Design catTrap, start of the top module:
module catTrap(Clk, Reset, Down_b, hCount, vCount, rgb, bright, Block_col, Block_row);
Size in the first run: about 3300 cells after synthesis, roughly 94 flip-flops, roughly 52 I/O pins, about 17000 sq um of cells after synthesis.
Settings: LEC_CHECK=0, ABC_AREA=1, CAP_MARGIN=20, CORE_MARGIN=2, CORE_UTILIZATION=72, CTS_CLUSTER_DIAMETER=262, CTS_CLUSTER_SIZE=98, PLACE_DENSITY=0.39, SETUP_SLACK_MARGIN=1.64, SLEW_MARGIN=20, TNS_END_PERCENT=10; clock period 5.57 ns.
run.sh (not shown) runs the stock make flow with config.mk's settings and CLKGATE_MAP_FILE=.
The baseline ended with an error in 5_1_grt (GRT-0116).
Next try:
ABC_AREA = default   (was 1)
CORE_UTILIZATION = 28   (was 72)
CTS_CLUSTER_DIAMETER = default   (was 262)
CTS_CLUSTER_SIZE = default   (was 98)
PLACE_DENSITY = default   (was 0.39)
SETUP_SLACK_MARGIN = default   (was 1.64)
TNS_END_PERCENT = default   (was 10)
clock period = 9.63 ns   (was 5.57 ns; I/O delays follow)
Outcome: With this change the flow passed the timing, design-rule and antenna checks; die area goes up by 140%; synthesized cell count goes down by 22%; area after synthesis goes down by 4.4%.
Next try:
ABC_AREA = 1   (was default)
CORE_UTILIZATION = 70   (was 28)
PLACE_DENSITY_LB_ADDON = 0.01   (was default)
clock period = 5.18 ns   (was 9.63 ns; I/O delays follow)
Now the flow aborted during 4_1_cts, error DPL-0038. Die size drops by about 60%. Synthesized cell count is higher by 29%. Area after synthesis is higher by 4.6%.

catTrap again, from the RTL that the note above started with.
clock: 5.57 ns
lec_check: 0
abc_area: 1
cap_margin: 20
core_aspect_ratio: 0.5
core_margin: 2
core_utilization: 72
cts_cluster_diameter: 262
cts_cluster_size: 98
place_density: 0.39
slew_margin: 20
tns_end_percent: 10
The starting point aborted during 5_1_grt.
Rerun with:
Settings changed: CORE_ASPECT_RATIO 0.5 to default, CTS_CLUSTER_DIAMETER 262 to default, CTS_CLUSTER_SIZE 98 to 79, PLACE_DENSITY 0.39 to default, PLACE_DENSITY_LB_ADDON from default to 0.01, SETUP_SLACK_MARGIN from default to 0.77, TNS_END_PERCENT 10 to default.
Clock period 5.57 ns to 5.18 ns, I/O delays scaled along.
Outcome: Now the flow never finished: it broke off in 4_1_cts on DPL-0038. Die size shrinks slightly. Area after synthesis stays the same. Synthesized cell count does not change.
Rerun with:
Settings changed: ABC_AREA 1 to default, CORE_UTILIZATION 72 to 58, CTS_CLUSTER_SIZE 79 to default, PLACE_DENSITY_LB_ADDON 0.01 to default, SETUP_SLACK_MARGIN 0.77 to default.
Clock period 5.18 ns to 5.44 ns, I/O delays scaled along.
The changed run ended with an error in 5_1_grt.
Synthesized area fell by 4.4%.
Die area is higher by 18%.
Synthesized cell count shrinks by 22%.

catTrap again, from the RTL that the note above started with.
export LEC_CHECK = 0
export CAP_MARGIN = 20
export CORE_MARGIN = 2
export CORE_UTILIZATION = 68
export CTS_CLUSTER_DIAMETER = 262
export CTS_CLUSTER_SIZE = 98
export PLACE_DENSITY = 0.39
export SLEW_MARGIN = 20
export TNS_END_PERCENT = 10
create_clock -name core_clock -period 5.57 [get_ports {Clk}]
The first run died in global routing.
Next try:
--- a/flow/config.mk
+++ b/flow/config.mk
@@ -10,4 +10,2 @@
-export CORE_UTILIZATION = 68
-export CTS_CLUSTER_DIAMETER = 262
-export CTS_CLUSTER_SIZE = 98
-export PLACE_DENSITY = 0.39
+export CORE_UTILIZATION = 51
+export CTS_CLUSTER_SIZE = 99
@@ -15 +12,0 @@
-export TNS_END_PERCENT = 10
==> flow/constraint.sdc (replaced) <==
create_clock -name core_clock -period 7.01 [get_ports {Clk}]
set_input_delay 1.4020 -clock core_clock [delete_from_list [all_inputs] [get_ports {Clk}]]
set_output_delay 1.4020 -clock core_clock [all_outputs]
set_load 0.01 [all_outputs]
=>
- With this change the flow ran to the end with violations: setup timing
- synthesized cell count does not change
- die area goes up by a quarter to a third
- synthesized area does not change

Starting RTL as in the previous note.
// catTrap
module catTrap(Clk, Reset, Down_b, hCount, vCount, rgb, bright, Block_col, Block_row);
clock: 5.18 ns
lec_check: 0
abc_area: 1
cap_margin: 20
core_margin: 2
core_utilization: 70
cts_cluster_diameter: 195
cts_cluster_size: 72
place_density_lb_addon: 0.01
setup_slack_margin: 0.77
slew_margin: 20
The first run never finished: it broke off in clock tree synthesis (4_1_cts).
Next try:
Settings changed: CORE_UTILIZATION 70 to 54, CTS_CLUSTER_DIAMETER 195 to default, CTS_CLUSTER_SIZE 72 to default, PLACE_DENSITY_LB_ADDON 0.01 to default, SETUP_SLACK_MARGIN 0.77 to default.
Clock period 5.18 ns to 6.97 ns, I/O delays scaled along.
After rerunning:
- The changed run aborted during global routing (5_1_grt)
- area after synthesis is unchanged
- synthesized cell count does not change
- die size increases by about 30%
Next try:
Settings changed: ABC_AREA 1 to default, CORE_UTILIZATION 54 to 30.
Clock period 6.97 ns to 9.63 ns, I/O delays scaled along.
Result: With this change the flow passed the timing, design-rule and antenna checks; area after synthesis goes down by a few percent; die area goes up by well over a third; synthesized cell count goes down by about a fifth.

catTrap again, from the RTL that the note above started with.
Settings: LEC_CHECK=0, ABC_AREA=1, CAP_MARGIN=20, CORE_MARGIN=2, CORE_UTILIZATION=72, CTS_CLUSTER_SIZE=72, MAX_ROUTING_LAYER=met4, PLACE_DENSITY_LB_ADDON=0.01, SETUP_SLACK_MARGIN=0.71, SLEW_MARGIN=20; clock period 5.18 ns.
The starting point did not get past clock tree synthesis.
Change:
- ABC_AREA: 1 -> not set
- CORE_UTILIZATION: 72 -> 30
- CTS_CLUSTER_SIZE: 72 -> not set
- MAX_ROUTING_LAYER: met4 -> not set
- PLACE_DENSITY_LB_ADDON: 0.01 -> not set
- SETUP_SLACK_MARGIN: 0.71 -> not set
- clock period: 5.18 -> 10.0 ns (I/O delays scaled with it)
This time the run completed with no timing, DRC or antenna violations.
Area after synthesis shrinks by 4.4%.
Synthesized cell count goes down by 22%.
Die area rose by 130%.
Change:
- ABC_AREA: not set -> 1
- CORE_UTILIZATION: 30 -> 34
- CTS_CLUSTER_DIAMETER: not set -> 156
- CTS_CLUSTER_SIZE: not set -> 90
What happened:
- area after synthesis rose by about 4.6%
- critical path depth is higher by 66
- sequential cell count does not change
- clock-buffer cell count goes down by 1
Change:
- ABC_AREA: 1 -> not set
- CAP_MARGIN: 20 -> 0
- CELL_PAD_IN_SITES_GLOBAL_PLACEMENT: not set -> 2
- CORE_ASPECT_RATIO: not set -> 0.64
- CORE_UTILIZATION: 34 -> 65
- CTS_CLUSTER_DIAMETER: 156 -> not set
- CTS_CLUSTER_SIZE: 90 -> 98
- GPL_ROUTABILITY_DRIVEN: not set -> 0
- MAX_ROUTING_LAYER: not set -> met4
- SETUP_SLACK_MARGIN: not set -> 1.14
- TNS_END_PERCENT: not set -> 90
After rerunning: This time the run never finished: it broke off in global placement without I/O, error GPL-0301; die area shrinks by 49%; synthesized area shrinks by 4.4%; synthesized cell count shrinks by about 22%.
Change:
- ABC_AREA: not set -> 1
- CAP_MARGIN: 0 -> 20
- CELL_PAD_IN_SITES_GLOBAL_PLACEMENT: 2 -> not set
- CORE_ASPECT_RATIO: 0.64 -> not set
- CORE_UTILIZATION: 65 -> 72
- CTS_CLUSTER_SIZE: 98 -> not set
- GPL_ROUTABILITY_DRIVEN: 0 -> not set
- MAX_ROUTING_LAYER: met4 -> not set
- SETUP_SLACK_MARGIN: 1.14 -> not set
- TNS_END_PERCENT: 90 -> 100
- clock period: 10.0 -> 6.2 ns (I/O delays scaled with it)
With this change the flow stopped in clock tree synthesis on DPL-0038.
Synthesized area climbs by about 4.6%.
Die size shrinks by 5.5%.
Synthesized cell count climbs by about 30%.

catTrap again, from the RTL that the note above started with.
clock: 14.7 ns
lec_check: 0
abc_area: 1
cap_margin: 20
core_aspect_ratio: 1.88
core_margin: 8
core_utilization: 61
cts_cluster_diameter: 296
cts_cluster_size: 64
gpl_timing_driven: 0
place_density: 0.45
slew_margin: 15
tns_end_percent: 95
The baseline aborted during 5_1_grt.
Change:
==> flow/config.mk (replaced) <==
export PLATFORM = sky130hd
export DESIGN_NAME = catTrap
export DESIGN_NICKNAME = catTrap
export VERILOG_FILES = /design/flow/design.v
export SDC_FILE = /design/flow/constraint.sdc
export NUM_CORES = 4
export LEC_CHECK = 0
export CAP_MARGIN = 20
export CORE_ASPECT_RATIO = 1.3
export CORE_MARGIN = 2
export CORE_UTILIZATION = 59
export CTS_CLUSTER_DIAMETER = 296
export SLEW_MARGIN = 15
==> flow/constraint.sdc (replaced) <==
create_clock -name core_clock -period 10.0 [get_ports {Clk}]
set_input_delay 2.0000 -clock core_clock [delete_from_list [all_inputs] [get_ports {Clk}]]
set_output_delay 2.0000 -clock core_clock [all_outputs]
set_load 0.01 [all_outputs]
What happened: The changed run did not get past 5_1_grt. Synthesized cell count falls by 22%. Die size falls by about 14%. Area after synthesis falls by 4.4%.
Change:
==> flow/config.mk (replaced) <==
export PLATFORM = sky130hd
export DESIGN_NAME = catTrap
export DESIGN_NICKNAME = catTrap
export VERILOG_FILES = /design/flow/design.v
export SDC_FILE = /design/flow/constraint.sdc
export NUM_CORES = 4
export LEC_CHECK = 0
export CAP_MARGIN = 0
export CELL_PAD_IN_SITES_GLOBAL_PLACEMENT = 2
export CORE_MARGIN = 2
export CORE_UTILIZATION = 65
export CTS_CLUSTER_SIZE = 98
export GPL_ROUTABILITY_DRIVEN = 1
export SETUP_SLACK_MARGIN = 1.14
export SLEW_MARGIN = 20
export TNS_END_PERCENT = 90
Result: This time the run stopped in 3_1_place_gp_skip_io with GPL-0301. Die area goes down by 9.1%. Area after synthesis does not change. Synthesized cell count does not change.
Change:
==> flow/config.mk (replaced) <==
export PLATFORM = sky130hd
export DESIGN_NAME = catTrap
export DESIGN_NICKNAME = catTrap
export VERILOG_FILES = /design/flow/design.v
export SDC_FILE = /design/flow/constraint.sdc
export NUM_CORES = 4
export LEC_CHECK = 0
export ABC_AREA = 1
export CAP_MARGIN = 20
export CORE_ASPECT_RATIO = 1.3
export CORE_MARGIN = 2
export CORE_UTILIZATION = 26
export CTS_CLUSTER_DIAMETER = 296
export SLEW_MARGIN = 15
After rerunning: With this change the flow finished with timing, DRC and antenna clean. Die area went up to 2.6 times its value. Synthesized cell count went up by about 30%. Area after synthesis went up by 4.6%.
Change:
==> flow/config.mk (replaced) <==
export PLATFORM = sky130hd
export DESIGN_NAME = catTrap
export DESIGN_NICKNAME = catTrap
export VERILOG_FILES = /design/flow/design.v
export SDC_FILE = /design/flow/constraint.sdc
export NUM_CORES = 4
export LEC_CHECK = 0
export CAP_MARGIN = 0
export CELL_PAD_IN_SITES_GLOBAL_PLACEMENT = 2
export CORE_MARGIN = 2
export CORE_UTILIZATION = 30
export CTS_CLUSTER_SIZE = 15
export SLEW_MARGIN = 20
export TNS_END_PERCENT = 90
After rerunning: Clock skew grows by 5.8 ps; die size is lower by about a fifth; sequential cell count stays the same; utilization rose by 3.5 points; wire length increases by about a fifth; area after synthesis came out lower by a few percent.
Change:
==> flow/config.mk (replaced) <==
export PLATFORM = sky130hd
export DESIGN_NAME = catTrap
export DESIGN_NICKNAME = catTrap
export VERILOG_FILES = /design/flow/design.v
export SDC_FILE = /design/flow/constraint.sdc
export NUM_CORES = 4
export LEC_CHECK = 0
export ABC_AREA = 1
export CAP_MARGIN = 20
export CORE_MARGIN = 2
export CORE_UTILIZATION = 66
export SLEW_MARGIN = 20
export TNS_END_PERCENT = 5
==> flow/constraint.sdc (replaced) <==
create_clock -name core_clock -period 4.13 [get_ports {Clk}]
set_input_delay 0.8260 -clock core_clock [delete_from_list [all_inputs] [get_ports {Clk}]]
set_output_delay 0.8260 -clock core_clock [all_outputs]
set_load 0.01 [all_outputs]
The new run never finished: it broke off in 5_1_grt.
Die size came out lower by 52%.
Area after synthesis came out higher by 4.6%.
Synthesized cell count came out higher by 29%.
